==> design.v <==
module joinC #(parameter N = 5)(
	input [N - 1 : 0] valid_in,
	output reg  [N - 1 : 0] ready_in,
	output valid_out,
	input ready_out
);
	assign valid_out = &valid_in; 
	reg[N - 1 : 0] singleValid;
	integer i, j;
	always @(*)begin
		for(i = 0; i < N; i = i + 1)begin
			singleValid[i] = 1;
			for(j = 0; j < N; j = j + 1)
				if(i != j)
					singleValid[i] = singleValid[i] & valid_in[j];
		end
		for(i = 0; i < N; i = i + 1)begin
			ready_in[i] = singleValid[i] & ready_out;
		end
	end
endmodule
module OEHB #(parameter INPUTS = 1,
		parameter OUTPUTS = 1,
		parameter DATA_IN_SIZE = 32,
		parameter DATA_OUT_SIZE = 32)
	(
		input clk,
		input rst,
		input [INPUTS * (DATA_IN_SIZE)- 1 : 0]data_in_bus,
		input [INPUTS - 1 : 0]valid_in_bus,
		output [INPUTS - 1 : 0] ready_in_bus,
		output [OUTPUTS * (DATA_OUT_SIZE) - 1 : 0]data_out_bus,
		output reg [OUTPUTS - 1 : 0]valid_out_bus,
		input 	[OUTPUTS - 1 : 0] ready_out_bus
);
	wire reg_en;
	reg [DATA_IN_SIZE - 1 : 0] data_reg;
	always@(posedge clk, posedge rst)
		if(rst)
			valid_out_bus[0] <= 0;
		else
			valid_out_bus[0] <= valid_in_bus[0] | ~ready_in_bus[0];
	always@(posedge clk, posedge rst)
		if(rst)
			data_reg <= 0;
		else if(reg_en)
			data_reg <= data_in_bus[0 * DATA_IN_SIZE +: DATA_IN_SIZE];
	assign data_out_bus[0 * DATA_OUT_SIZE +: DATA_OUT_SIZE] = data_reg;
	assign ready_in_bus[0] = ~valid_out_bus[0] | ready_out_bus[0];
	assign reg_en = ready_in_bus[0] & valid_in_bus[0];
endmodule
module delay_buffer #(parameter SIZE = 32) (
	input clk, rst,
	input valid_in, ready_in,
	output valid_out
);
	reg [SIZE - 1 : 0] shift_reg;
	always @(posedge clk)begin
		if(ready_in | rst)
			shift_reg[0] <= valid_in;
	end
	always @(posedge clk)begin
		if(rst)
			shift_reg[SIZE - 1 : 1] <= 0;
		else if(ready_in)
			shift_reg[SIZE - 1 : 1] <= shift_reg[SIZE - 2 : 0];
	end
	assign valid_out = shift_reg[SIZE - 1];
endmodule
module mul_4_stage (
	input clk, ce,
	input[31 : 0] a,
	input [31 : 0] b,
	output [31 : 0] p
);
	reg [31 : 0] a_reg, b_reg, q0, q1, q2;
	wire [63 : 0] mul_wire;
	assign mul_wire = a_reg * b_reg;
	wire [31 : 0] mul;
	assign mul = mul_wire[31 : 0];
	always @(posedge clk)
		if(ce)begin
			a_reg <= a;
			b_reg <= b;
			q0 <= mul;
			q1 <= q0;
			q2 <= q1;
		end
	assign p = q2;
endmodule
module mul_op #(parameter INPUTS = 2,
		parameter OUTPUTS = 1,
		parameter DATA_IN_SIZE = 32,
		parameter DATA_OUT_SIZE = 32)
		(
		input clk,
		input rst,
		input [INPUTS * (DATA_IN_SIZE)- 1 : 0]data_in_bus,
		input [INPUTS - 1 : 0]valid_in_bus,
		output [INPUTS - 1 : 0] ready_in_bus,
		output [OUTPUTS * (DATA_OUT_SIZE) - 1 : 0]data_out_bus,
		output [OUTPUTS - 1 : 0]valid_out_bus,
		input 	[OUTPUTS - 1 : 0] ready_out_bus
);
	localparam LATENCY = 4;
	wire [2 * DATA_OUT_SIZE - 1 : 0] temp_result;
	wire join_valid;
	wire buff_valid, oehb_valid, oehb_ready;
	wire oehb_dataOut, oehb_datain;
	joinC #(.N(INPUTS)) add_fork(.valid_in(valid_in_bus), .ready_in(ready_in_bus), .valid_out(join_valid), .ready_out(oehb_ready));
	mul_4_stage multiply_unit (.clk(clk), .ce(oehb_ready), .a(data_in_bus[0 * DATA_IN_SIZE +: DATA_IN_SIZE]), .b(data_in_bus[1 * DATA_IN_SIZE +: DATA_IN_SIZE]), .p(data_out_bus[0 * DATA_OUT_SIZE +: DATA_OUT_SIZE]));
	delay_buffer #(.SIZE(LATENCY - 1))delay_buff(.clk(clk), .rst(rst), .valid_in(join_valid), .ready_in(oehb_ready), .valid_out(buff_valid));
	OEHB #(.INPUTS(1), .OUTPUTS(1), .DATA_IN_SIZE(1), .DATA_OUT_SIZE(1)) oehb_buffer (.clk(clk), .rst(rst),
										 .data_in_bus(1'b0), .valid_in_bus(buff_valid), .ready_in_bus(oehb_ready),
										 .data_out_bus(oehb_dataOut), .valid_out_bus(valid_out_bus[0]), .ready_out_bus(ready_out_bus[0]));
endmodule
==> run.sh <==
#!/bin/bash
# the make line also repeats each setting of config.mk as NAME=value (left out here)
make -C /OpenROAD-flow-scripts/flow DESIGN_CONFIG=/design/flow/config.mk WORK_HOME=/design/flow/orfs CLKGATE_MAP_FILE= finish
==> config.mk <==
export PLATFORM = sky130hd
export DESIGN_NAME = mul_op
export DESIGN_NICKNAME = mul_op
export VERILOG_FILES = /design/flow/design.v
export SDC_FILE = /design/flow/constraint.sdc
export NUM_CORES = 4
export LEC_CHECK = 0
export CAP_MARGIN = 20
export CELL_PAD_IN_SITES_GLOBAL_PLACEMENT = 0
export CORE_MARGIN = 2
export CORE_UTILIZATION = 67
export MIN_ROUTING_LAYER = met1
export PLACE_DENSITY_LB_ADDON = 0.05
export SETUP_SLACK_MARGIN = 1.94
export SLEW_MARGIN = 20
==> constraint.sdc <==
create_clock -name core_clock -period 8.54 [get_ports {clk}]
set_input_delay 1.7080 -clock core_clock [delete_from_list [all_inputs] [get_ports {clk}]]
set_output_delay 1.7080 -clock core_clock [all_outputs]
set_load 0.01 [all_outputs]
==> impl_metrics.py, run 1 <==
# Flow results
metrics = {
    "critical_path": {
        "path_buffers": 6,
        "cp.depth": 22,
        "reg2reg_to": "multiply_unit.q0[31]$_DFFE_PN_",
        "crit_slowest_cell": "fa_1",
        "crit_end": "multiply_unit.q0[31]$_DFFE_PN_",
        "path_common_cell": "fa_1",
        "crit_path_max_incr_delay_ns": 0.57,
        "cp_top_family": "adder cells",
        "reg2reg_from": "multiply_unit.a_reg[15]$_DFFE_PN_",
        "worstPathCellList": "buf_6, clkbuf_16, and2_1, fa_1, inv_1, fa_1, fa_1, inv_1, fa_1, inv_1, fa_1, inv_1, fa_1, fa_1, fa_1, ha_4, a21o_1, a221o_1, a21oi_2, o31ai_4, a311oi_2, xnor2_1",
        "crit_type": "flip-flop to flip-flop",
        "cp.arrival_ns": 7.14,
        "r2r_slack_ns": 1.61,
        "worstPathRequired_ns": 8.75,
        "cp-startpoint": "multiply_unit.a_reg[15]$_DFFE_PN_",
        "r2r_cells": 22,
        "worstSetupStartpointType": "flip-flop",
        "crit_path_end_kind": "flip-flop",
        "worstPathMaxFanout": 8,
    },
    "synth": {
        "topCombFamilyByArea": "adder cells",
        "yosys_warnings": 4,
        "postSynthAreaPerCell_sq_um": 11.03,
        "syn-cell-area_sq_um": 20800,
        "ys_sh_adder": 0.4667,
        "ys_ff": 164,
        "ff_type": "edfxtp_1",
        "postSynthCellCount": 1885,
        "yosys-stat-area_sq_um": 20800,
        "fp_nets": 2485,
        "synthArstFlopShare": 0.006098,
        "ys_cells": 1885,
        "ys_sh_mux": 0.0009625,
        "synth_top_area_share": 0.3927,
        "area_leaders": "fa_1, edfxtp_1, and2_1, ha_1, inv_1",
        "synth_top_cell_by_count": "fa_1",
        "yosys.area_share.aoi": 0.02815,
        "xor_share": 0.03537,
        "synthDistinctLibCells": 48,
        "ys_sh_simple": 0.1523,
        "ys_seq_frac": 0.2356,
        "edf_count": 161,
        "top_area_cell": "fa_1",
        "top_cells_by_count": "fa_1, and2_1, inv_1",
    },
    "clock_network": {
        "path_clk_slew_ns": 0.07,
        "clock-root-buffer": "clkbuf_16",
        "clk-insertion-delay-late_ns": 0.47,
        "cts_tree": "built",
        "cts_buffer_depth": 2,
        "cts_buffers": 17,
        "numClockSinks": 164,
        "htree_levels": 4,
    },
    "floorplan": {
        "die_x_microns": 180.2,
        "die_y_microns": 180.2,
        "die-area_sq_um": 32470,
        "fp-utilization": 0.6799,
        "io_pins": 104,
        "core_region_area_sq_um": 30590,
        "fp-row-count": 64,
    },
    "routing": {
        "dr.pass1.iters": 5,
        "detail_route.wl_per_cell_microns": 21.79,
        "vias": 14222,
        "drc": 0,
        "num_antenna_cells": 0,
        "drt-initial-drc-count": 1117,
        "detail_route.vias_per_cell": 5.767,
        "ant_nets": 0,
        "wl_mm": 53.73,
    },
    "hold_path": {
        "min_to": "multiply_unit.q2[28]$_DFFE_PN_",
        "hp-class": "flip-flop to flip-flop",
        "whs_path_depth": 0,
        "hold_start": "multiply_unit.q1[28]$_DFFE_PN_",
    },
    "final_timing": {
        "hold_viol_final": 0,
        "setup_violations": 0,
        "finalClockSkew_ns": 0.01097,
        "finalCriticalPeriod_ns": 6.929,
        "worst_slew_pin_slew_ns": 0.8981,
        "fin_setup_tns_ns": 0,
        "fin_crit_sh": 0.8114,
        "relSlewSlack": 0.4013,
        "rsz0062_at_grt": "true",
        "timing.fmax_mhz": 144.3,
        "maxSlewViolCount": 0,
    },
    "placed_design": {
        "portBuffers": 103,
        "hpwl_mm": 35.73,
        "globalplace.congestion": 0.9455,
        "place_area_sq_um": 22160,
    },
    "finish": {
        "stdcell_area_sq_um": 24300,
        "nets": 2657,
        "fillers": 1890,
        "syn2layout_area_growth_pct": 16.81,
    },
    "outcome": {
        "status": "timing/DRC/antenna clean",
    },
    "flow_run": {
        "warning_count": 28,
        "maxCapViolations": 0,
    },
    "grt": {
        "grt_pass1_vias": 15276,
        "overflow": 0,
        "grt_first_pass_wirelength_mm": 83.39,
        "grt_max_degree": 71,
        "antenna_found_initial": 1,
        "track_usage": 0.3425,
    },
}
-- routing by layer --
layer	global-route usage	share of wire
met1	0.4602	0.39
met2	0.5443	0.47
met3	0.07680	0.093
met4	0.1477	0.049
met5	0	0
-- repair_timing --
| item | 4_1_cts | 5_1_grt |
|---|---|---|
| endpoints found under the hold margin | 0 | 0 |
| resized | 32 | 59 |
| gates cloned | 0 | 2 |
| hold buffers | 0 | 0 |
| buffers inserted | 105 | 14 |
| setup endpoints to repair | 17 | 15 |
| pin swaps | 31 | 62 |
-- through the flow --
stage	hold WS [ns]	cells	utilization	worst slack (ns)
after global placement	0.4003	2312	0.7241	1.259
after floorplan	0.4003	1885	-	1.943
after global routing	0.4140	2466	0.7943	1.484
after CTS	0.4139	2450	0.7805	1.642
final	0.4126	2466	0.7943	1.611
after detailed placement	0.4045	2313	0.7246	1.130
-- area by class of cell --
class                           instances  area [sq um]  share of cell area
Sequential cell                       164          4900              0.2017
Timing Repair Buffer                  235          2331             0.09594
Clock inverter                         15         161.4            0.006643
Multi-Input combinational cell       1273         14610              0.6013
Tap cell                              396         495.5             0.02039
Clock buffer                           17         425.4             0.01751
Inverter                              366          1374             0.05655
==> inputs of run 2 (changes only) <==
Settings changed: CAP_MARGIN 20 to 0, CORE_UTILIZATION 67 to 72, CTS_CLUSTER_DIAMETER set to 28, CTS_CLUSTER_SIZE set to 50, PLACE_DENSITY set to 0.63, PLACE_DENSITY_LB_ADDON 0.05 to not set, SETUP_SLACK_MARGIN 1.94 to 0.36, TNS_END_PERCENT set to 60.
Clock period 8.54 ns to 6.15 ns, I/O delays scaled along.
==> run 2 against run 1 <==
Net effect: the layout now fails its checks (setup timing); core utilization increased by 9.2 points; flip-flop count unchanged; hold slack improved by 0.0038 ns; register-to-register slack got worse by 2.8 ns; non-clock buffer count increased by 115; via count increased by 10%; synthesized area unchanged; critical path type unchanged; highest routed layer is now met5.
==> impl_metrics.py, run 2 <==
# Flow results
metrics = {
    "finish": {
        "syn2layout_area_growth_pct": 21.61,
        "stdcell_count": 2570,
        "nets": 2772,
    },
    "synth": {
        "yosys.area_share.aoi": 0.02815,
        "yosys_warnings": 4,
        "ys_sh_simple": 0.1523,
        "yosys-stat-area_sq_um": 20800,
        "synth_top_area_share": 0.3927,
        "topCombFamilyByArea": "adder cells",
        "syn-cell-area_sq_um": 20800,
        "top_area_cell": "fa_1",
        "synthDistinctLibCells": 48,
        "edf_count": 161,
        "postSynthCellCount": 1885,
        "ys_seq_frac": 0.2356,
        "ys_sh_adder": 0.4667,
        "ys_cells": 1885,
        "ys_sh_mux": 0.0009625,
        "synth_top_cell_by_count": "fa_1",
        "area_leaders": "fa_1, edfxtp_1, and2_1, ha_1, inv_1",
        "postSynthAreaPerCell_sq_um": 11.03,
        "ys_ff": 164,
        "top_cells_by_count": "fa_1, and2_1, inv_1",
        "synthArstFlopShare": 0.006098,
        "fp_nets": 2485,
        "ff_type": "edfxtp_1",
        "xor_share": 0.03537,
    },
    "critical_path": {
        "worstPathCellList": "buf_6, and2_1, fa_1, inv_1, fa_1, fa_1, inv_1, ha_2, fa_1, fa_1, fa_1, fa_1, ha_4, buf_4, buf_6, nor2b_2, o21ai_2, a21oi_2, a311oi_4, buf_4, nor2_1, nor2_2, xnor2_2",
        "crit_path_end_kind": "flip-flop",
        "r2r_cells": 23,
        "crit_path_max_incr_delay_ns": 0.56,
        "crit_end": "multiply_unit.q0[24]$_DFFE_PN_",
        "worstSetupStartpointType": "flip-flop",
        "cp-startpoint": "multiply_unit.b_reg[15]$_DFFE_PN_",
        "crit_type": "flip-flop to flip-flop",
        "path_buffers": 6,
        "reg2reg_to": "multiply_unit.q0[24]$_DFFE_PN_",
        "cp.depth": 23,
        "worstPathMaxFanout": 8,
        "crit_slowest_cell": "fa_1",
        "reg2reg_from": "multiply_unit.b_reg[15]$_DFFE_PN_",
        "path_common_cell": "fa_1",
        "r2r_slack_ns": -1.21,
        "cp_top_family": "adder cells",
        "cp.arrival_ns": 7.58,
        "worstPathRequired_ns": 6.37,
    },
    "clock_network": {
        "clock-root-buffer": "clkbuf_16",
        "numClockSinks": 164,
        "path_clk_slew_ns": 0.09,
        "holdBufCountCts": 0,
        "cts_buffer_depth": 2,
        "cts_buffers": 17,
        "clk-insertion-delay-late_ns": 0.48,
        "cts_tree": "built",
        "htree_levels": 4,
    },
    "grt": {
        "overflow": 0,
        "grt_max_degree": 74,
        "grt_pass1_vias": 16877,
        "antenna_found_initial": 2,
        "track_usage": 0.4118,
        "grt_first_pass_wirelength_mm": 92.26,
    },
    "floorplan": {
        "fp-utilization": 0.7286,
        "core_region_area_sq_um": 28550,
        "io_pins": 104,
        "fp-row-count": 62,
        "die_x_microns": 174.0,
        "die-area_sq_um": 30260,
        "die_y_microns": 174.0,
    },
    "final_timing": {
        "timing.fmax_mhz": 135.9,
        "relSlewSlack": 0.3377,
        "maxSlewViolCount": 0,
        "finalClockSkew_ns": 0.02222,
        "holdWs_ns": 0.4164,
        "fin_crit_sh": 1.197,
        "worst_slew_pin_slew_ns": 0.9935,
        "rsz0062_at_grt": "true",
        "finalCriticalPeriod_ns": 7.361,
        "setup_ws_ns": -1.211,
        "hold_viol_final": 0,
        "setup_violations": 19,
    },
    "placed_design": {
        "place_inst": 2489,
        "detailedPlace.worstSlack_ns": -0.7225,
        "hpwl_mm": 43.01,
        "globalplace.congestion": 0.9535,
        "portBuffers": 103,
    },
    "outcome": {
        "check.faults": "setup timing",
        "status": "complete, but fails checks",
    },
    "hold_path": {
        "hold_start": "multiply_unit.q1[23]$_DFFE_PN_",
        "whs_path_depth": 0,
        "min_to": "multiply_unit.q2[23]$_DFFE_PN_",
        "hp-class": "flip-flop to flip-flop",
    },
    "flow_run": {
        "maxCapViolations": 0,
        "warning_count": 31,
    },
    "routing": {
        "wl_mm": 63.96,
        "drt-initial-drc-count": 1825,
        "detail_route.vias_per_cell": 6.099,
        "detail_route.wl_per_cell_microns": 24.89,
        "ant_nets": 0,
        "dr.pass1.iters": 6,
        "drc": 0,
        "vias": 15675,
    },
}
run 2: per-layer routing:
layer  share of wire  up-vias  global-route usage
li1                -     6233                   -
met1            0.34     7798              0.5276
met2            0.47     1276              0.6580
met3            0.12      366             0.09733
met4           0.067        2              0.2265
met5         0.00014        -                   0
run 2: timing repair:
action / in CTS / in global routing
endpoints found under the setup margin: 22 / 22
hold endpoints to repair: 0 / 0
gates resized: 94 / 46
buffers inserted: 32 / 16
pin swaps: 59 / 32
run 2: metrics by stage:
step / util / area (sq um) / TNS [ns]
2_1_floorplan: - / 21020 / -1.871
3_3_place_gp: 0.8346 / 23830 / -5.929
3_5_place_dp: 0.8346 / 23830 / -9.074
4_1_cts: 0.8750 / 24980 / -6.522
5_1_grt: 0.8859 / 25290 / -16.25
6_report: 0.8860 / 25290 / -13.66
run 2: cell type report:
cell class,count,area [sq um]
antenna,1,2.502
sequential,164,4900
clock buffer,17,425.4
timing repair buffer,350,3213
inverter,366,1374
tap,384,480.5
clock inverter,15,106.4
fill,1248,3254
multi-input combinational,1273,14790
==> inputs of run 3 (changes only) <==
Settings changed: CAP_MARGIN 0 to 20, CELL_PAD_IN_SITES_DETAIL_PLACEMENT set to 1, CELL_PAD_IN_SITES_GLOBAL_PLACEMENT 0 to not set, CORE_MARGIN 2 to 9, CORE_UTILIZATION 72 to 40, CTS_CLUSTER_DIAMETER 28 to not set, CTS_CLUSTER_SIZE 50 to not set, HOLD_SLACK_MARGIN set to -0.08, MIN_ROUTING_LAYER met1 to not set, PLACE_DENSITY 0.63 to not set, SETUP_SLACK_MARGIN 0.36 to not set, TNS_END_PERCENT 60 to not set.
Clock period 6.15 ns to 7.01 ns, I/O delays scaled along.
==> run 3 against run 2 <==
Net effect: the run now finishes clean; die area grew 100%; via count is 13% lower; sequential share of layout area up 0.68 points; core utilization is 41 points lower; final area fell by 3.4%; critical endpoint is now multiply_unit.q0[31]$_DFFE_PN_; highest routed layer is now met4.
==> impl_metrics.py, run 3 <==
# Flow results
metrics = {
    "final_timing": {
        "worst_slew_pin_slew_ns": 0.9579,
        "finalClockSkew_ns": 0.01267,
        "setup_violations": 0,
        "holdWs_ns": 0.4197,
        "relSlewSlack": 0.3614,
        "fin_setup_tns_ns": 0,
        "fin_crit_sh": 0.9839,
        "maxSlewViolCount": 0,
        "timing.fmax_mhz": 145.0,
        "rsz0062_at_grt": "true",
        "hold_viol_final": 0,
        "finalCriticalPeriod_ns": 6.897,
        "setup_ws_ns": 0.1129,
    },
    "routing": {
        "dr.pass1.iters": 4,
        "detail_route.wl_per_cell_microns": 20.16,
        "ant_nets": 0,
        "num_antenna_cells": 0,
        "drc": 0,
        "wl_mm": 55.72,
        "drt-initial-drc-count": 755,
        "detail_route.vias_per_cell": 4.943,
        "vias": 13663,
    },
    "critical_path": {
        "cp.depth": 21,
        "path_common_cell": "fa_1",
        "cp-startpoint": "multiply_unit.a_reg[13]$_DFFE_PN_",
        "worstPathRequired_ns": 7.24,
        "worstPathMaxFanout": 6,
        "crit_slowest_cell": "fa_1",
        "worstPathCellList": "buf_4, and2_1, fa_1, fa_1, fa_1, inv_1, fa_1, inv_1, fa_1, fa_1, fa_1, fa_1, ha_4, a21o_1, a21oi_4, o21ai_2, a221o_1, a21oi_2, o31ai_4, a311oi_2, xnor2_1",
        "worstSetupStartpointType": "flip-flop",
        "crit_path_end_kind": "flip-flop",
        "crit_path_max_incr_delay_ns": 0.56,
        "reg2reg_from": "multiply_unit.a_reg[13]$_DFFE_PN_",
        "crit_end": "multiply_unit.q0[31]$_DFFE_PN_",
        "path_buffers": 3,
        "cp_top_family": "adder cells",
        "crit_type": "flip-flop to flip-flop",
        "r2r_cells": 21,
        "reg2reg_to": "multiply_unit.q0[31]$_DFFE_PN_",
        "cp.arrival_ns": 7.13,
        "r2r_slack_ns": 0.11,
    },
    "synth": {
        "synthArstFlopShare": 0.006098,
        "syn-cell-area_sq_um": 20800,
        "synthDistinctLibCells": 48,
        "ys_sh_simple": 0.1523,
        "postSynthCellCount": 1885,
        "yosys_warnings": 4,
        "ys_sh_mux": 0.0009625,
        "topCombFamilyByArea": "adder cells",
        "area_leaders": "fa_1, edfxtp_1, and2_1, ha_1, inv_1",
        "fp_nets": 2485,
        "ys_sh_adder": 0.4667,
        "top_area_cell": "fa_1",
        "ys_ff": 164,
        "xor_share": 0.03537,
        "ys_cells": 1885,
        "yosys.area_share.aoi": 0.02815,
        "synth_top_area_share": 0.3927,
        "synth_top_cell_by_count": "fa_1",
        "ys_seq_frac": 0.2356,
        "postSynthAreaPerCell_sq_um": 11.03,
        "edf_count": 161,
        "top_cells_by_count": "fa_1, and2_1, inv_1",
        "yosys-stat-area_sq_um": 20800,
        "ff_type": "edfxtp_1",
    },
    "floorplan": {
        "fp-row-count": 83,
        "die_x_microns": 246.0,
        "core_region_area_sq_um": 51410,
        "io_pins": 104,
        "die_y_microns": 246.0,
        "die-area_sq_um": 60530,
        "fp-utilization": 0.4046,
    },
    "clock_network": {
        "numClockSinks": 164,
        "clock-root-buffer": "clkbuf_16",
        "cts_tree": "built",
        "holdBufCountCts": 0,
        "clk-insertion-delay-late_ns": 0.49,
        "htree_levels": 4,
        "path_clk_slew_ns": 0.08,
        "cts_buffers": 17,
        "cts_buffer_depth": 2,
    },
    "placed_design": {
        "hpwl_mm": 45.66,
        "detailedPlace.worstSlack_ns": -0.1975,
        "globalplace.congestion": 0.8760,
        "portBuffers": 103,
    },
    "grt": {
        "antenna_found_initial": 0,
        "grt_max_degree": 72,
        "grt_pass1_vias": 15864,
        "track_usage": 0.1893,
        "overflow": 0,
        "grt_first_pass_wirelength_mm": 88.24,
    },
    "finish": {
        "syn2layout_area_growth_pct": 17.51,
        "nets": 2671,
        "fillers": 5490,
    },
    "hold_path": {
        "whs_path_depth": 0,
        "hold_start": "multiply_unit.q0[4]$_DFFE_PN_",
        "hp-class": "flip-flop to flip-flop",
        "min_to": "multiply_unit.q1[4]$_DFFE_PN_",
    },
    "flow_run": {
        "maxCapViolations": 0,
        "warning_count": 27,
    },
    "outcome": {
        "status": "timing/DRC/antenna clean",
    },
}
run 3: metrics by stage:
| stage | area, sq um | std cells | utilization |
|---|---|---|---|
| after global placement | 23080 | 2673 | 0.4490 |
| final | 24440 | 2764 | 0.4755 |
| after detailed placement | 23080 | 2673 | 0.4490 |
| after global routing | 24440 | 2764 | 0.4755 |
| after CTS | 23850 | 2726 | 0.4640 |
| after floorplan | 20800 | 1885 | - |
run 3: routing by layer:
layer	global-route usage	wire [microns]	vias to the layer above
met5	0	0	-
met4	0.07044	1705	0
li1	-	-	6032
met3	0.03151	2364	89
met1	0.2374	23400	7240
met2	0.3245	28250	302
run 3: timing repair:
| item | 4_1_cts | 5_1_grt |
|---|---|---|
| setup buffers | 21 | 38 |
| endpoints found under the setup margin | 6 | 13 |
| gates cloned | 0 | 1 |
| gates resized | 1 | 70 |
| pin swaps | 0 | 45 |
run 3: area by class of cell:
type | count | area (sq um) | share of cell area
Multi-Input combinational cell | 1273 | 14480 | 0.5924
Sequential cell | 164 | 4900 | 0.2005
Clock inverter | 14 | 145.1 | 0.005938
Timing Repair Buffer | 249 | 2255 | 0.09225
Clock buffer | 18 | 439.2 | 0.01797
Tap cell | 680 | 850.8 | 0.03481
Inverter | 366 | 1374 | 0.05621
==> inputs of run 4 (changes only) <==
Settings changed: CAP_MARGIN 20 to 0, CELL_PAD_IN_SITES_DETAIL_PLACEMENT 1 to not set, CORE_MARGIN 9 to 2, CORE_UTILIZATION 40 to 72, HOLD_SLACK_MARGIN -0.08 to not set.
Clock period 7.01 ns to 6.03 ns, I/O delays scaled along.
==> run 4 against run 3 <==
Net effect: the layout now fails its checks (setup timing); first-iteration DRC count grew to 2.6 times the previous value; flip-flop count unchanged; worst setup slack got worse by 1.4 ns; core utilization increased by 42 points; via count grew 17%; fmax shrank 5.8%; non-clock buffer count rose by 104; register-to-register slack got worse by 1.4 ns; critical path depth increased by 3; clock skew about the same; synthesized cell count is the same; global-route usage increased by 23 points; critical path type unchanged; highest routed layer is now met5.
==> impl_metrics.py, run 4 <==
# Flow results
metrics = {
    "synth": {
        "fp_nets": 2485,
        "synth_top_area_share": 0.3927,
        "ys_sh_mux": 0.0009625,
        "synth_top_cell_by_count": "fa_1",
        "xor_share": 0.03537,
        "ys_sh_simple": 0.1523,
        "edf_count": 161,
        "ys_ff": 164,
        "postSynthAreaPerCell_sq_um": 11.03,
        "yosys_warnings": 4,
        "top_cells_by_count": "fa_1, and2_1, inv_1",
        "postSynthCellCount": 1885,
        "top_area_cell": "fa_1",
        "area_leaders": "fa_1, edfxtp_1, and2_1, ha_1, inv_1",
        "yosys.area_share.aoi": 0.02815,
        "ff_type": "edfxtp_1",
        "syn-cell-area_sq_um": 20800,
        "topCombFamilyByArea": "adder cells",
        "synthDistinctLibCells": 48,
        "ys_cells": 1885,
        "ys_sh_adder": 0.4667,
        "yosys-stat-area_sq_um": 20800,
        "ys_seq_frac": 0.2356,
        "synthArstFlopShare": 0.006098,
    },
    "grt": {
        "track_usage": 0.4179,
        "grt_pass1_vias": 17037,
        "antenna_found_initial": 7,
        "overflow": 0,
        "grt_first_pass_wirelength_mm": 93.00,
        "grt_max_degree": 84,
    },
    "placed_design": {
        "hpwl_mm": 42.25,
        "globalplace.congestion": 0.9432,
        "portBuffers": 103,
        "detailedPlace.worstSlack_ns": -0.8670,
    },
    "clock_network": {
        "cts_tree": "built",
        "holdBufCountCts": 0,
        "htree_levels": 4,
        "path_clk_slew_ns": 0.08,
        "clk-insertion-delay-late_ns": 0.49,
        "cts_buffer_depth": 2,
        "cts_buffers": 17,
        "numClockSinks": 164,
        "clock-root-buffer": "clkbuf_16",
    },
    "critical_path": {
        "cp.arrival_ns": 7.56,
        "r2r_slack_ns": -1.29,
        "worstPathRequired_ns": 6.27,
        "worstPathMaxFanout": 7,
        "crit_path_end_kind": "flip-flop",
        "cp.depth": 24,
        "crit_type": "flip-flop to flip-flop",
        "worstSetupStartpointType": "flip-flop",
        "crit_slowest_cell": "fa_1",
        "reg2reg_to": "multiply_unit.q0[27]$_DFFE_PN_",
        "r2r_cells": 24,
        "crit_path_max_incr_delay_ns": 0.59,
        "path_common_cell": "fa_1",
        "crit_end": "multiply_unit.q0[27]$_DFFE_PN_",
        "cp-startpoint": "multiply_unit.b_reg[15]$_DFFE_PN_",
        "cp_top_family": "adder cells",
        "reg2reg_from": "multiply_unit.b_reg[15]$_DFFE_PN_",
        "worstPathCellList": "buf_6, buf_4, and2_1, fa_2, inv_2, fa_1, fa_1, inv_1, ha_2, fa_1, fa_1, fa_1, fa_1, ha_4, a21o_1, a21oi_2, o21ai_1, a221o_1, a21oi_2, o31ai_4, buf_6, buf_4, buf_4, xor2_1",
        "path_buffers": 7,
    },
    "finish": {
        "combGateArea_sq_um": 14980,
        "flop_area_sq_um": 4900,
        "fillers": 1172,
        "syn2layout_area_growth_pct": 23.08,
        "fin_util": 0.8967,
        "nets": 2775,
    },
    "floorplan": {
        "io_pins": 104,
        "fp-utilization": 0.7286,
        "core_region_area_sq_um": 28550,
        "die-area_sq_um": 30260,
        "fp-row-count": 62,
        "die_y_microns": 174.0,
        "die_x_microns": 174.0,
    },
    "routing": {
        "dr.pass1.iters": 6,
        "vias": 15932,
        "wl_mm": 65.44,
        "detail_route.vias_per_cell": 6.170,
        "ant_nets": 0,
        "drc": 0,
        "drt-initial-drc-count": 1968,
        "detail_route.wl_per_cell_microns": 25.34,
    },
    "final_timing": {
        "worst_slew_pin_slew_ns": 1.091,
        "holdWs_ns": 0.4227,
        "rsz0062_at_grt": "true",
        "fin_crit_sh": 1.214,
        "setup_violations": 21,
        "timing.fmax_mhz": 136.6,
        "finalClockSkew_ns": 0.01261,
        "maxSlewViolCount": 0,
        "hold_viol_final": 0,
        "setup_ws_ns": -1.293,
        "finalCriticalPeriod_ns": 7.323,
        "relSlewSlack": 0.2727,
    },
    "hold_path": {
        "min_to": "multiply_unit.q2[12]$_DFFE_PN_",
        "hp-class": "flip-flop to flip-flop",
        "whs_path_depth": 0,
        "hold_start": "multiply_unit.q1[12]$_DFFE_PN_",
    },
    "flow_run": {
        "maxCapViolations": 0,
        "warning_count": 32,
    },
    "outcome": {
        "status": "complete, but fails checks",
        "check.faults": "setup timing",
    },
}
run 4: what timing repair did:
item	in CTS	in global routing
gates resized	81	85
endpoints found under the setup margin	21	22
buffers inserted	31	21
pin swaps	50	40
endpoints found under the hold margin	0	0
run 4: layout make-up:
type / instances / share of cell area
well taps: 384 / 0.01877
clock inverters: 15 / 0.006159
clock buffers: 17 / 0.01662
diodes: 10 / 0.0009776
inverters: 366 / 0.05367
flip-flops and latches: 164 / 0.1914
multi-input cells: 1273 / 0.5851
repair buffers: 353 / 0.1273
run 4: per-layer routing:
layer | routed length [microns] | track usage
met4 | 5149 | 0.2237
met1 | 21480 | 0.5355
met3 | 8577 | 0.1048
met5 | 57 | 0
met2 | 30170 | 0.6658
run 4: metrics by stage:
step	area [sq um]	TNS, ns	instances
after floorplan	21040	-3.130	1885
after global placement	23900	-8.588	2491
after detailed placement	23900	-11.40	2491
after CTS	25050	-11.61	2554
after global routing	25580	-18.79	2573
final	25600	-16.76	2582
==> inputs of run 5 (changes only) <==
Settings changed: CAP_MARGIN 0 to 40, CTS_CLUSTER_DIAMETER set to 202, PLACE_DENSITY set to 0.37.
Clock period 6.03 ns to 6.31 ns, I/O delays scaled along.
==> run 5 against run 4 <==
Net effect: the layout still fails its checks (setup timing); first-iteration DRC count down 22%; fmax grew 3.0%; highest routed layer is now met4.
==> impl_metrics.py, run 5 <==
# Flow results
metrics = {
    "outcome": {
        "status": "complete, but fails checks",
        "check.faults": "setup timing",
    },
    "synth": {
        "yosys.area_share.aoi": 0.02815,
        "top_cells_by_count": "fa_1, and2_1, inv_1",
        "xor_share": 0.03537,
        "ys_sh_mux": 0.0009625,
        "area_leaders": "fa_1, edfxtp_1, and2_1, ha_1, inv_1",
        "syn-cell-area_sq_um": 20800,
        "ys_ff": 164,
        "synth_top_area_share": 0.3927,
        "fp_nets": 2485,
        "topCombFamilyByArea": "adder cells",
        "ys_cells": 1885,
        "edf_count": 161,
        "ys_sh_adder": 0.4667,
        "top_area_cell": "fa_1",
        "yosys-stat-area_sq_um": 20800,
        "synthDistinctLibCells": 48,
        "yosys_warnings": 4,
        "postSynthAreaPerCell_sq_um": 11.03,
        "ff_type": "edfxtp_1",
        "ys_seq_frac": 0.2356,
        "postSynthCellCount": 1885,
        "ys_sh_simple": 0.1523,
        "synthArstFlopShare": 0.006098,
        "synth_top_cell_by_count": "fa_1",
    },
    "placed_design": {
        "portBuffers": 103,
        "globalplace.congestion": 0.9252,
        "hpwl_mm": 42.70,
        "detailedPlace.worstSlack_ns": -0.5425,
    },
    "critical_path": {
        "reg2reg_from": "multiply_unit.b_reg[5]$_DFFE_PN_",
        "crit_type": "flip-flop to flip-flop",
        "worstPathMaxFanout": 6,
        "cp.depth": 22,
        "path_buffers": 7,
        "cp.arrival_ns": 7.42,
        "reg2reg_to": "multiply_unit.q0[27]$_DFFE_PN_",
        "cp_top_family": "adder cells",
        "worstSetupStartpointType": "flip-flop",
        "crit_path_end_kind": "flip-flop",
        "cp-startpoint": "multiply_unit.b_reg[5]$_DFFE_PN_",
        "worstPathCellList": "buf_6, and2_1, fa_1, fa_1, fa_1, inv_1, fa_1, inv_2, fa_1, inv_2, fa_1, inv_2, fa_2, fa_1, ha_4, and3_4, and4bb_4, o21ai_4, o31ai_4, buf_4, buf_6, xor2_2",
        "path_common_cell": "fa_1",
        "crit_end": "multiply_unit.q0[27]$_DFFE_PN_",
        "r2r_cells": 22,
        "worstPathRequired_ns": 6.62,
        "crit_path_max_incr_delay_ns": 0.59,
        "r2r_slack_ns": -0.80,
        "crit_slowest_cell": "fa_1",
    },
    "final_timing": {
        "rsz0062_at_grt": "true",
        "hold_viol_final": 0,
        "timing.fmax_mhz": 140.6,
        "fin_crit_sh": 1.127,
        "setup_ws_ns": -0.8027,
        "holdWs_ns": 0.4116,
        "maxSlewViolCount": 0,
        "worst_slew_pin_slew_ns": 0.7949,
        "relSlewSlack": 0.4701,
        "setup_violations": 17,
        "finalClockSkew_ns": 0.02084,
        "finalCriticalPeriod_ns": 7.113,
    },
    "hold_path": {
        "whs_path_depth": 0,
        "hp-class": "flip-flop to flip-flop",
        "hold_start": "multiply_unit.q0[7]$_DFFE_PN_",
        "min_to": "multiply_unit.q1[7]$_DFFE_PN_",
    },
    "routing": {
        "wl_mm": 61.22,
        "ant_nets": 0,
        "vias": 15312,
        "detail_route.vias_per_cell": 5.993,
        "drt-initial-drc-count": 1533,
        "dr.pass1.iters": 6,
        "num_antenna_cells": 0,
        "drc": 0,
        "detail_route.wl_per_cell_microns": 23.96,
    },
    "floorplan": {
        "fp-utilization": 0.7286,
        "io_pins": 104,
        "die_x_microns": 174.0,
        "fp-row-count": 62,
        "die_y_microns": 174.0,
        "core_region_area_sq_um": 28550,
        "die-area_sq_um": 30260,
    },
    "clock_network": {
        "clk-insertion-delay-late_ns": 0.49,
        "clock-root-buffer": "clkbuf_16",
        "numClockSinks": 164,
        "cts_tree": "built",
        "htree_levels": 4,
        "path_clk_slew_ns": 0.07,
        "cts_buffers": 17,
        "holdBufCountCts": 0,
        "cts_buffer_depth": 2,
    },
    "finish": {
        "syn2layout_area_growth_pct": 20.36,
        "combGateArea_sq_um": 14620,
        "flop_area_sq_um": 4900,
        "nets": 2758,
        "fillers": 1354,
    },
    "flow_run": {
        "warning_count": 32,
        "maxCapViolations": 0,
    },
    "grt": {
        "track_usage": 0.3996,
        "grt_pass1_vias": 16740,
        "grt_max_degree": 74,
        "overflow": 0,
        "antenna_found_initial": 0,
        "grt_first_pass_wirelength_mm": 89.76,
    },
}
run 5: per-stage QoR:
stage                     TNS, ns    util  cells  area [sq um]
after detailed placement   -6.247  0.8349   2487         23830
final                      -9.026  0.8769   2555         25030
after global placement     -3.454  0.8349   2487         23830
after global routing       -11.43  0.8769   2555         25030
after floorplan           -0.7267       -   1885         21010
after CTS                  -4.693  0.8702   2547         24840
run 5: repair_timing:
action	in CTS	in global routing
resized	61	26
pin swaps	42	12
setup endpoints to repair	17	19
gates cloned	1	0
setup buffers	29	8
run 5: cell type report:
class,instances,share of cell area
multi-input combinational,1273,0.5839
sequential,164,0.1957
timing repair buffer,336,0.1232
inverter,366,0.05488
tap,384,0.01919
clock buffer,17,0.01699
clock inverter,15,0.006098
run 5: layer usage:
layer / track usage / vias to the layer above / part of all wire
met5: 0 / - / 0
met4: 0.2083 / 0 / 0.072
met3: 0.08465 / 332 / 0.10
met2: 0.6670 / 1089 / 0.47
met1: 0.4972 / 7682 / 0.35
li1: - / 6209 / -
==> inputs of run 6 (changes only) <==
Settings changed: CAP_MARGIN 40 to 20, CELL_PAD_IN_SITES_GLOBAL_PLACEMENT set to 0, CORE_UTILIZATION 72 to 65, CTS_CLUSTER_DIAMETER 202 to not set, MIN_ROUTING_LAYER set to met1, PLACE_DENSITY 0.37 to not set, PLACE_DENSITY_LB_ADDON set to 0.05, SETUP_SLACK_MARGIN set to 1.94.
Clock period 6.31 ns to 6.85 ns, I/O delays scaled along.
==> run 6 against run 5 <==
Net effect: the layout still fails its checks (setup timing); register-to-register slack improved by 0.76 ns; count of clock-buffer cells in the layout did not move; non-clock buffer count fell by 59; final area fell by 0.60%; flip-flop count did not move; sequential share of layout area rose by 0.12 points; clock skew fell by 0.0039 ns; hold slack improved by 0.0031 ns; die area rose by 11%; critical path depth fell by 1; first-iteration DRC count fell by 46%.
==> impl_metrics.py, run 6 <==
# Flow results
metrics = {
    "hold_path": {
        "whs_path_depth": 0,
        "hp-class": "flip-flop to flip-flop",
        "hold_start": "multiply_unit.q1[5]$_DFFE_PN_",
        "min_to": "multiply_unit.q2[5]$_DFFE_PN_",
    },
    "synth": {
        "postSynthCellCount": 1885,
        "area_leaders": "fa_1, edfxtp_1, and2_1, ha_1, inv_1",
        "ys_sh_simple": 0.1523,
        "syn-cell-area_sq_um": 20800,
        "synthArstFlopShare": 0.006098,
        "fp_nets": 2485,
        "ys_cells": 1885,
        "top_area_cell": "fa_1",
        "ys_seq_frac": 0.2356,
        "yosys-stat-area_sq_um": 20800,
        "top_cells_by_count": "fa_1, and2_1, inv_1",
        "yosys.area_share.aoi": 0.02815,
        "topCombFamilyByArea": "adder cells",
        "postSynthAreaPerCell_sq_um": 11.03,
        "synth_top_cell_by_count": "fa_1",
        "yosys_warnings": 4,
        "synthDistinctLibCells": 48,
        "ys_ff": 164,
        "ys_sh_adder": 0.4667,
        "xor_share": 0.03537,
        "ff_type": "edfxtp_1",
        "synth_top_area_share": 0.3927,
        "edf_count": 161,
        "ys_sh_mux": 0.0009625,
    },
    "grt": {
        "met3_usage": 0.05421,
        "grt_busiest_layer": "met2",
        "use_met1": 0.4392,
        "grt_max_degree": 72,
        "grt_pass1_vias": 15200,
        "antenna_found_initial": 0,
        "track_usage": 0.3172,
        "met2_usage": 0.5125,
        "grt_first_pass_wirelength_mm": 79.93,
        "overflow": 0,
    },
    "routing": {
        "ant_nets": 0,
        "drc": 0,
        "drt-initial-drc-count": 823,
        "detail_route.wl_per_cell_microns": 19.62,
        "vias": 13800,
        "num_antenna_cells": 0,
        "dr.pass1.iters": 5,
        "detail_route.vias_per_cell": 5.489,
        "wl_mm": 49.34,
    },
    "floorplan": {
        "fp-utilization": 0.6591,
        "die-area_sq_um": 33450,
        "core_region_area_sq_um": 31560,
        "die_x_microns": 182.9,
        "fp-row-count": 65,
        "io_pins": 104,
        "die_y_microns": 182.9,
    },
    "placed_design": {
        "globalplace.congestion": 0.9195,
        "hpwl_mm": 38.22,
        "portBuffers": 103,
        "place_inst": 2417,
    },
    "clock_network": {
        "cts_buffers": 17,
        "clock-root-buffer": "clkbuf_16",
        "htree_levels": 4,
        "cts_tree": "built",
        "numClockSinks": 164,
        "cts_buffer_depth": 2,
        "holdBufCountCts": 0,
        "path_clk_slew_ns": 0.08,
        "clk-insertion-delay-late_ns": 0.47,
    },
    "critical_path": {
        "worstPathCellList": "buf_6, and2_4, fa_1, inv_2, fa_2, fa_2, fa_1, inv_1, fa_1, inv_2, fa_2, inv_2, fa_2, fa_2, ha_4, and3_4, and4bb_4, o21ai_4, o31ai_4, a311oi_2, xnor2_1",
        "r2r_cells": 21,
        "worstSetupStartpointType": "flip-flop",
        "crit_path_max_incr_delay_ns": 0.56,
        "cp.depth": 21,
        "crit_path_end_kind": "flip-flop",
        "worstPathMaxFanout": 5,
        "path_common_cell": "fa_2",
        "cp-startpoint": "multiply_unit.a_reg[13]$_DFFE_PN_",
        "crit_end": "multiply_unit.q0[31]$_DFFE_PN_",
        "path_buffers": 5,
        "crit_type": "flip-flop to flip-flop",
        "cp.arrival_ns": 7.09,
        "reg2reg_from": "multiply_unit.a_reg[13]$_DFFE_PN_",
        "crit_slowest_cell": "fa_2",
        "worstPathRequired_ns": 7.05,
        "r2r_slack_ns": -0.04,
        "cp_top_family": "adder cells",
        "reg2reg_to": "multiply_unit.q0[31]$_DFFE_PN_",
    },
    "final_timing": {
        "setup_ws_ns": -0.04194,
        "relSlewSlack": 0.3932,
        "holdWs_ns": 0.4146,
        "worst_slew_pin_slew_ns": 0.9101,
        "finalCriticalPeriod_ns": 6.892,
        "maxSlewViolCount": 0,
        "fin_crit_sh": 1.006,
        "fin_setup_tns_ns": -0.05530,
        "hold_viol_final": 0,
        "setup_violations": 2,
        "timing.fmax_mhz": 145.1,
        "finalClockSkew_ns": 0.01697,
        "rsz0062_at_grt": "true",
    },
    "finish": {
        "nets": 2699,
        "syn2layout_area_growth_pct": 19.63,
        "fillers": 2008,
        "stdcell_count": 2514,
    },
    "flow_run": {
        "maxCapViolations": 0,
        "warning_count": 29,
    },
    "outcome": {
        "status": "complete, but fails checks",
        "check.faults": "setup timing",
    },
}
-- run 6: final cells by class --
cell class	instances	area, sq um	share of cell area
Timing Repair Buffer	277	2605	0.1047
Clock buffer	17	425.4	0.01710
Clock inverter	15	166.4	0.006688
Tap cell	402	503.0	0.02022
Sequential cell	164	4900	0.1969
Inverter	366	1374	0.05521
Multi-Input combinational cell	1273	14910	0.5992
-- run 6: layer usage --
layer	wire, microns	vias up	part of all wire
met5	0	-	0
met4	1575	0	0.032
li1	-	6091	-
met2	23630	486	0.48
met3	3342	98	0.068
met1	20780	7125	0.42
-- run 6: repair_timing --
item | 4_1_cts | 5_1_grt
pin swaps | 19 | 46
resized | 73 | 71
gates cloned | 0 | 0
endpoints found under the setup margin | 24 | 24
buffers inserted | 46 | 19
-- run 6: stage by stage --
| step | cell area (sq um) | setup slack [ns] | utilization |
|---|---|---|---|
| 6_report | 24880 | -0.04194 | 0.7885 |
| 5_1_grt | 24880 | -0.2646 | 0.7885 |
| 4_1_cts | 24390 | -0.02068 | 0.7730 |
| 3_5_place_dp | 23090 | -0.1444 | 0.7318 |
| 3_3_place_gp | 23090 | 0.04774 | 0.7318 |
| 2_1_floorplan | 21070 | 0.2676 | - |
==> inputs of run 7 (changes only) <==
Settings changed: CORE_UTILIZATION 65 to 72, CTS_CLUSTER_SIZE set to 50.
Clock period 6.85 ns to 6.73 ns, I/O delays scaled along.
==> run 7 against run 6 <==
Net effect: the layout still fails its checks (setup timing); die area decreased by 9.5%; first-iteration DRC count increased by 77%; critical path type unchanged; synthesized area unchanged; flip-flop count unchanged; largest cell class unchanged.
==> impl_metrics.py, run 7 <==
# Flow results
metrics = {
    "critical_path": {
        "cp-startpoint": "multiply_unit.b_reg[15]$_DFFE_PN_",
        "path_buffers": 3,
        "crit_slowest_cell": "fa_2",
        "crit_path_end_kind": "flip-flop",
        "worstPathMaxFanout": 8,
        "cp.arrival_ns": 7.38,
        "reg2reg_from": "multiply_unit.b_reg[15]$_DFFE_PN_",
        "crit_path_max_incr_delay_ns": 0.62,
        "worstPathRequired_ns": 6.94,
        "cp.depth": 21,
        "crit_type": "flip-flop to flip-flop",
        "worstPathCellList": "buf_4, and2_1, fa_1, inv_1, fa_1, fa_1, inv_1, ha_1, ha_1, fa_1, fa_2, fa_2, ha_4, a21o_1, a21oi_2, o21ai_1, a221o_1, a21oi_2, o31ai_4, a311oi_2, xnor2_1",
        "worstSetupStartpointType": "flip-flop",
        "r2r_cells": 21,
        "reg2reg_to": "multiply_unit.q0[31]$_DFFE_PN_",
        "r2r_slack_ns": -0.44,
        "cp_top_family": "adder cells",
        "path_common_cell": "fa_1",
        "crit_end": "multiply_unit.q0[31]$_DFFE_PN_",
    },
    "synth": {
        "yosys.area_share.aoi": 0.02815,
        "topCombFamilyByArea": "adder cells",
        "ys_seq_frac": 0.2356,
        "edf_count": 161,
        "synth_top_cell_by_count": "fa_1",
        "postSynthCellCount": 1885,
        "synthArstFlopShare": 0.006098,
        "ys_cells": 1885,
        "ys_sh_mux": 0.0009625,
        "synthDistinctLibCells": 48,
        "ys_ff": 164,
        "yosys-stat-area_sq_um": 20800,
        "xor_share": 0.03537,
        "ys_sh_simple": 0.1523,
        "fp_nets": 2485,
        "top_area_cell": "fa_1",
        "top_cells_by_count": "fa_1, and2_1, inv_1",
        "postSynthAreaPerCell_sq_um": 11.03,
        "area_leaders": "fa_1, edfxtp_1, and2_1, ha_1, inv_1",
        "synth_top_area_share": 0.3927,
        "yosys_warnings": 4,
        "ys_sh_adder": 0.4667,
        "ff_type": "edfxtp_1",
        "syn-cell-area_sq_um": 20800,
    },
    "floorplan": {
        "die_y_microns": 174.0,
        "core_region_area_sq_um": 28550,
        "io_pins": 104,
        "die_x_microns": 174.0,
        "fp-row-count": 62,
        "die-area_sq_um": 30260,
        "fp-utilization": 0.7286,
    },
    "final_timing": {
        "finalClockSkew_ns": 0.01628,
        "maxSlewViolCount": 0,
        "setup_violations": 12,
        "finalCriticalPeriod_ns": 7.168,
        "holdWs_ns": 0.4157,
        "fin_crit_sh": 1.065,
        "setup_ws_ns": -0.4383,
        "hold_viol_final": 0,
        "relSlewSlack": 0.3273,
        "rsz0062_at_grt": "true",
        "timing.fmax_mhz": 139.5,
        "worst_slew_pin_slew_ns": 1.009,
    },
    "grt": {
        "grt_pass1_vias": 16441,
        "track_usage": 0.3969,
        "grt_first_pass_wirelength_mm": 88.87,
        "grt_max_degree": 76,
        "antenna_found_initial": 0,
        "overflow": 0,
    },
    "routing": {
        "wl_mm": 60.04,
        "wl_met2_mm": 28.56,
        "dr.pass1.iters": 5,
        "drt-initial-drc-count": 1453,
        "highest_layer": "met4",
        "num_antenna_cells": 0,
        "drc": 0,
        "vias": 14953,
        "ant_nets": 0,
        "detail_route.wl_per_cell_microns": 24.03,
        "met3_length_mm": 5.729,
        "detail_route.vias_per_cell": 5.986,
        "met1_length_mm": 21.53,
    },
    "clock_network": {
        "holdBufCountCts": 0,
        "path_clk_slew_ns": 0.08,
        "htree_levels": 4,
        "clk-insertion-delay-late_ns": 0.48,
        "cts_tree": "built",
        "cts_buffers": 17,
        "numClockSinks": 164,
        "clock-root-buffer": "clkbuf_16",
        "cts_buffer_depth": 2,
    },
    "placed_design": {
        "portBuffers": 103,
        "detailedPlace.worstSlack_ns": -0.1353,
        "globalplace.congestion": 0.9732,
        "hpwl_mm": 40.12,
    },
    "outcome": {
        "check.faults": "setup timing",
        "status": "complete, but fails checks",
    },
    "flow_run": {
        "maxCapViolations": 0,
        "warning_count": 29,
    },
    "hold_path": {
        "whs_path_depth": 0,
        "hold_start": "multiply_unit.q0[4]$_DFFE_PN_",
        "min_to": "multiply_unit.q1[4]$_DFFE_PN_",
        "hp-class": "flip-flop to flip-flop",
    },
    "finish": {
        "syn2layout_area_growth_pct": 19.74,
        "nets": 2701,
    },
}
## run 7: metal layers
layer,global-route usage,vias to the layer above
met3,0.08618,318
met1,0.5075,7527
met4,0.2269,0
li1,-,6097
met5,0,-
met2,0.6368,1011
## run 7: layout make-up
cell class	count	area [sq um]
repair buffers	279	2616
clock buffers	18	429.2
clock inverters	14	138.9
fillers	1398	3643
well taps	384	480.5
multi-input cells	1273	14970
flip-flops and latches	164	4900
inverters	366	1374
## run 7: timing repair
item	in CTS	in global routing
resized	108	57
buffers inserted	41	15
setup endpoints to repair	24	24
endpoints found under the hold margin	0	0
pin swaps	48	16
cloned	2	0
## run 7: metrics by stage
step	instance area [sq um]	std cells	TNS [ns]	utilization
3_3_place_gp	23180	2408	0	0.8118
4_1_cts	24560	2483	-0.5561	0.8602
6_report	24900	2498	-3.057	0.8724
3_5_place_dp	23180	2408	-0.4025	0.8118
2_1_floorplan	21070	1885	0	-
5_1_grt	24900	2498	-4.713	0.8724
==> inputs of run 8 (changes only) <==
Settings changed: CAP_MARGIN 20 to 40, CTS_CLUSTER_DIAMETER set to 385, CTS_CLUSTER_SIZE 50 to 32, PLACE_DENSITY_LB_ADDON 0.05 to 0.0, TNS_END_PERCENT set to 60.
Clock period 6.73 ns to 6.54 ns, I/O delays scaled along.
==> run 8 against run 7 <==
Net effect: the layout still fails its checks (setup timing); synthesized area is the same; routed wire length fell by 4.5%; synthesized cell count unchanged; non-clock buffer count grew 24; fmax is 2.1% higher; hold slack better by 0.0030 ns; critical path depth shrank 1; first-iteration DRC count is 7.0% lower; via count decreased by 0.31%; core utilization rose by 0.28 points; critical path type unchanged; largest cell class unchanged.
==> impl_metrics.py, run 8 <==
# Flow results
metrics = {
    "synth": {
        "yosys-stat-area_sq_um": 20800,
        "ys_cells": 1885,
        "edf_count": 161,
        "ys_sh_adder": 0.4667,
        "ff_type": "edfxtp_1",
        "topCombFamilyByArea": "adder cells",
        "ys_ff": 164,
        "yosys.area_share.aoi": 0.02815,
        "synth_top_area_share": 0.3927,
        "postSynthAreaPerCell_sq_um": 11.03,
        "ys_seq_frac": 0.2356,
        "ys_sh_simple": 0.1523,
        "synthDistinctLibCells": 48,
        "syn-cell-area_sq_um": 20800,
        "xor_share": 0.03537,
        "postSynthCellCount": 1885,
        "yosys_warnings": 4,
        "top_cells_by_count": "fa_1, and2_1, inv_1",
        "area_leaders": "fa_1, edfxtp_1, and2_1, ha_1, inv_1",
        "synth_top_cell_by_count": "fa_1",
        "top_area_cell": "fa_1",
        "fp_nets": 2485,
        "synthArstFlopShare": 0.006098,
        "ys_sh_mux": 0.0009625,
    },
    "routing": {
        "detail_route.wl_per_cell_microns": 22.73,
        "vias": 14907,
        "detail_route.vias_per_cell": 5.911,
        "drt-initial-drc-count": 1352,
        "ant_nets": 0,
        "drc": 0,
        "dr.pass1.iters": 5,
        "wl_mm": 57.33,
    },
    "grt": {
        "grt_pass1_vias": 16321,
        "grt_first_pass_wirelength_mm": 86.64,
        "overflow": 0,
        "grt_max_degree": 70,
        "antenna_found_initial": 1,
        "track_usage": 0.3834,
    },
    "critical_path": {
        "crit_path_max_incr_delay_ns": 0.56,
        "path_common_cell": "fa_1",
        "worstPathCellList": "and2_1, fa_1, fa_1, fa_1, inv_1, fa_1, inv_1, fa_1, fa_2, fa_1, fa_2, ha_4, a21o_1, a21oi_4, o21ai_2, a221o_1, a21oi_2, o31ai_4, a311oi_2, xnor2_1",
        "crit_path_end_kind": "flip-flop",
        "worstSetupStartpointType": "flip-flop",
        "worstPathRequired_ns": 6.75,
        "reg2reg_from": "multiply_unit.b_reg[7]$_DFFE_PN_",
        "reg2reg_to": "multiply_unit.q0[31]$_DFFE_PN_",
        "crit_slowest_cell": "fa_1",
        "cp-startpoint": "multiply_unit.b_reg[7]$_DFFE_PN_",
        "cp.depth": 20,
        "path_buffers": 2,
        "cp_top_family": "adder cells",
        "crit_type": "flip-flop to flip-flop",
        "crit_end": "multiply_unit.q0[31]$_DFFE_PN_",
        "r2r_slack_ns": -0.48,
        "cp.arrival_ns": 7.23,
        "r2r_cells": 20,
        "worstPathMaxFanout": 8,
    },
    "finish": {
        "syn2layout_area_growth_pct": 20.12,
        "nets": 2725,
        "fillers": 1373,
        "flop_area_sq_um": 4900,
        "combGateArea_sq_um": 14760,
        "stdcell_area_sq_um": 24980,
        "fin_util": 0.8752,
    },
    "clock_network": {
        "path_clk_slew_ns": 0.07,
        "clk-insertion-delay-late_ns": 0.48,
        "cts_tree": "built",
        "cts_buffers": 17,
        "htree_levels": 4,
        "clock-root-buffer": "clkbuf_16",
        "holdBufCountCts": 0,
        "numClockSinks": 164,
        "cts_buffer_depth": 2,
    },
    "final_timing": {
        "timing.fmax_mhz": 142.4,
        "fin_crit_sh": 1.074,
        "rsz0062_at_grt": "true",
        "setup_ws_ns": -0.4813,
        "fin_setup_tns_ns": -3.947,
        "maxSlewViolCount": 0,
        "holdWs_ns": 0.4187,
        "hold_viol_final": 0,
        "finalCriticalPeriod_ns": 7.021,
        "setup_violations": 12,
        "worst_slew_pin_slew_ns": 0.5387,
        "relSlewSlack": 0.6409,
        "finalClockSkew_ns": 0.01304,
    },
    "floorplan": {
        "fp-row-count": 62,
        "die-area_sq_um": 30260,
        "io_pins": 104,
        "core_region_area_sq_um": 28550,
        "die_x_microns": 174.0,
        "fp-utilization": 0.7286,
        "die_y_microns": 174.0,
    },
    "hold_path": {
        "hold_start": "multiply_unit.q1[4]$_DFFE_PN_",
        "min_to": "multiply_unit.q2[4]$_DFFE_PN_",
        "hp-class": "flip-flop to flip-flop",
        "whs_path_depth": 0,
    },
    "placed_design": {
        "hpwl_mm": 41.13,
        "place_area_sq_um": 23660,
        "portBuffers": 103,
        "globalplace.congestion": 0.9486,
        "detailedPlace.worstSlack_ns": -0.2492,
    },
    "flow_run": {
        "warning_count": 29,
        "maxCapViolations": 0,
    },
    "outcome": {
        "status": "complete, but fails checks",
        "check.faults": "setup timing",
    },
}
-- run 8: cell type report --
| class | instances | share of cell area |
|---|---|---|
| Multi-Input combinational cell | 1273 | 0.5907 |
| Sequential cell | 164 | 0.1961 |
| Timing Repair Buffer | 303 | 0.1167 |
| Inverter | 366 | 0.05499 |
| Tap cell | 384 | 0.01923 |
| Clock buffer | 17 | 0.01703 |
| Clock inverter | 14 | 0.005108 |
| Antenna cell | 1 | 0.0001002 |
-- run 8: repair_timing --
action	4_1_cts	5_1_grt
buffers inserted	24	4
setup endpoints to repair	24	24
pin swaps	28	11
hold endpoints to repair	0	0
resized	73	42
gates cloned	0	0
-- run 8: through the flow --
step / cells
after floorplan: 1885
after global placement: 2460
after detailed placement: 2461
after CTS: 2516
after global routing: 2521
final: 2522
-- run 8: metal layers --
layer,vias to the layer above,track usage,routed length [microns]
li1,6145,-,-
met1,7525,0.4929,21110
met2,961,0.6175,27390
met3,274,0.09361,5429
met4,2,0.1922,3378
met5,-,0,19
==> inputs of run 9 (changes only) <==
Settings changed: CAP_MARGIN 40 to 20, CELL_PAD_IN_SITES_GLOBAL_PLACEMENT 0 to 1, CORE_UTILIZATION 72 to 65, CTS_CLUSTER_DIAMETER 385 to 27, CTS_CLUSTER_SIZE 32 to not set, PLACE_DENSITY_LB_ADDON 0.0 to 0.05, SETUP_SLACK_MARGIN 1.94 to -0.4, TNS_END_PERCENT 60 to not set.
Clock period 6.54 ns to 6.06 ns, I/O delays scaled along.
==> run 9 against run 8 <==
Net effect: critical endpoint unchanged; the layout still fails its checks (setup timing); hold slack worse by 0.0030 ns; worst setup slack got worse by 0.32 ns; first-iteration DRC count fell by 36%; largest cell class unchanged.
==> impl_metrics.py, run 9 <==
# Flow results
metrics = {
    "synth": {
        "fp_nets": 2485,
        "ys_ff": 164,
        "top_cells_by_count": "fa_1, and2_1, inv_1",
        "xor_share": 0.03537,
        "edf_count": 161,
        "ff_type": "edfxtp_1",
        "top_area_cell": "fa_1",
        "ys_sh_mux": 0.0009625,
        "synthArstFlopShare": 0.006098,
        "area_leaders": "fa_1, edfxtp_1, and2_1, ha_1, inv_1",
        "ys_cells": 1885,
        "yosys.area_share.aoi": 0.02815,
        "yosys_warnings": 4,
        "topCombFamilyByArea": "adder cells",
        "ys_seq_frac": 0.2356,
        "yosys-stat-area_sq_um": 20800,
        "ys_sh_adder": 0.4667,
        "postSynthCellCount": 1885,
        "ys_sh_simple": 0.1523,
        "synth_top_area_share": 0.3927,
        "synthDistinctLibCells": 48,
        "synth_top_cell_by_count": "fa_1",
        "syn-cell-area_sq_um": 20800,
        "postSynthAreaPerCell_sq_um": 11.03,
    },
    "clock_network": {
        "cts_buffers": 17,
        "htree_levels": 4,
        "clock-root-buffer": "clkbuf_16",
        "cts_tree": "built",
        "holdBufCountCts": 0,
        "path_clk_slew_ns": 0.08,
        "numClockSinks": 164,
        "clk-insertion-delay-late_ns": 0.46,
        "cts_buffer_depth": 2,
    },
    "grt": {
        "grt_first_pass_wirelength_mm": 79.61,
        "grt_max_degree": 70,
        "antenna_found_initial": 0,
        "grt_pass1_vias": 15244,
        "track_usage": 0.3177,
        "overflow": 0,
    },
    "routing": {
        "vias": 13929,
        "detail_route.wl_per_cell_microns": 19.32,
        "num_antenna_cells": 0,
        "dr.pass1.iters": 5,
        "drt-initial-drc-count": 865,
        "drc": 0,
        "detail_route.vias_per_cell": 5.411,
        "ant_nets": 0,
        "wl_mm": 49.73,
    },
    "critical_path": {
        "reg2reg_from": "multiply_unit.a_reg[16]$_DFFE_PN_",
        "crit_type": "flip-flop to flip-flop",
        "worstPathMaxFanout": 8,
        "path_common_cell": "fa_1",
        "crit_path_max_incr_delay_ns": 0.59,
        "r2r_slack_ns": -0.80,
        "worstPathRequired_ns": 6.24,
        "worstSetupStartpointType": "flip-flop",
        "cp.arrival_ns": 7.04,
        "worstPathCellList": "and2_4, fa_1, inv_1, fa_1, fa_1, fa_1, inv_2, fa_1, inv_2, fa_1, inv_1, fa_2, fa_2, ha_4, and3_4, and4bb_4, o21ai_4, o31ai_4, a311oi_2, xnor2_1",
        "crit_path_end_kind": "flip-flop",
        "path_buffers": 4,
        "crit_end": "multiply_unit.q0[31]$_DFFE_PN_",
        "cp.depth": 20,
        "crit_slowest_cell": "fa_1",
        "reg2reg_to": "multiply_unit.q0[31]$_DFFE_PN_",
        "r2r_cells": 20,
        "cp-startpoint": "multiply_unit.a_reg[16]$_DFFE_PN_",
        "cp_top_family": "adder cells",
    },
    "floorplan": {
        "die-area_sq_um": 33450,
        "fp-utilization": 0.6591,
        "die_y_microns": 182.9,
        "core_region_area_sq_um": 31560,
        "io_pins": 104,
        "die_x_microns": 182.9,
        "fp-row-count": 65,
    },
    "final_timing": {
        "worst_slew_pin_slew_ns": 0.8811,
        "maxSlewViolCount": 0,
        "fin_crit_sh": 1.132,
        "timing.fmax_mhz": 145.7,
        "rsz0062_at_grt": "true",
        "setup_violations": 19,
        "relSlewSlack": 0.4126,
        "holdWs_ns": 0.4157,
        "setup_ws_ns": -0.8016,
        "finalCriticalPeriod_ns": 6.862,
        "hold_viol_final": 0,
        "finalClockSkew_ns": 0.02515,
    },
    "hold_path": {
        "whs_path_depth": 0,
        "hold_start": "multiply_unit.q0[5]$_DFFE_PN_",
        "hp-class": "flip-flop to flip-flop",
        "min_to": "multiply_unit.q1[5]$_DFFE_PN_",
    },
    "finish": {
        "syn2layout_area_growth_pct": 19.66,
        "nets": 2759,
    },
    "outcome": {
        "check.faults": "setup timing",
        "status": "complete, but fails checks",
    },
    "placed_design": {
        "globalplace.congestion": 0.9265,
        "portBuffers": 103,
        "hpwl_mm": 40.17,
    },
    "flow_run": {
        "maxCapViolations": 0,
        "warning_count": 29,
    },
}
==> run 9: final cells by class <==
type | instances | area, sq um
multi-input cells | 1273 | 14470
well taps | 402 | 503.0
fillers | 2034 | 6668
clock buffers | 18 | 429.2
flip-flops and latches | 164 | 4900
inverters | 366 | 1374
repair buffers | 337 | 3023
clock inverters | 14 | 188.9
==> run 9: per-layer routing <==
metal	global-route usage	up-vias	share of wire	routed length (microns)
met3	0.07605	83	0.077	3846
li1	-	6206	-	-
met1	0.4253	7165	0.41	20430
met2	0.5185	475	0.48	24000
met4	0.1062	0	0.029	1462
met5	0	-	0	0
==> run 9: timing repair <==
action	CTS	global route
gates resized	14	40
endpoints found under the setup margin	13	17
pin swaps	7	28
buffers inserted	10	13
cloned	0	1
==> run 9: per-stage QoR <==
stage | area, sq um | setup slack [ns] | TNS [ns] | std cells | util
4_1_cts | 24640 | -0.7130 | -8.187 | 2561 | 0.7808
2_1_floorplan | 20950 | -0.5224 | -3.349 | 1885 | -
6_report | 24890 | -0.8016 | -8.606 | 2574 | 0.7887
3_5_place_dp | 23890 | -0.7214 | -8.883 | 2520 | 0.7569
3_3_place_gp | 23890 | -0.6039 | -6.774 | 2520 | 0.7569
5_1_grt | 24890 | -0.9511 | -12.24 | 2574 | 0.7887
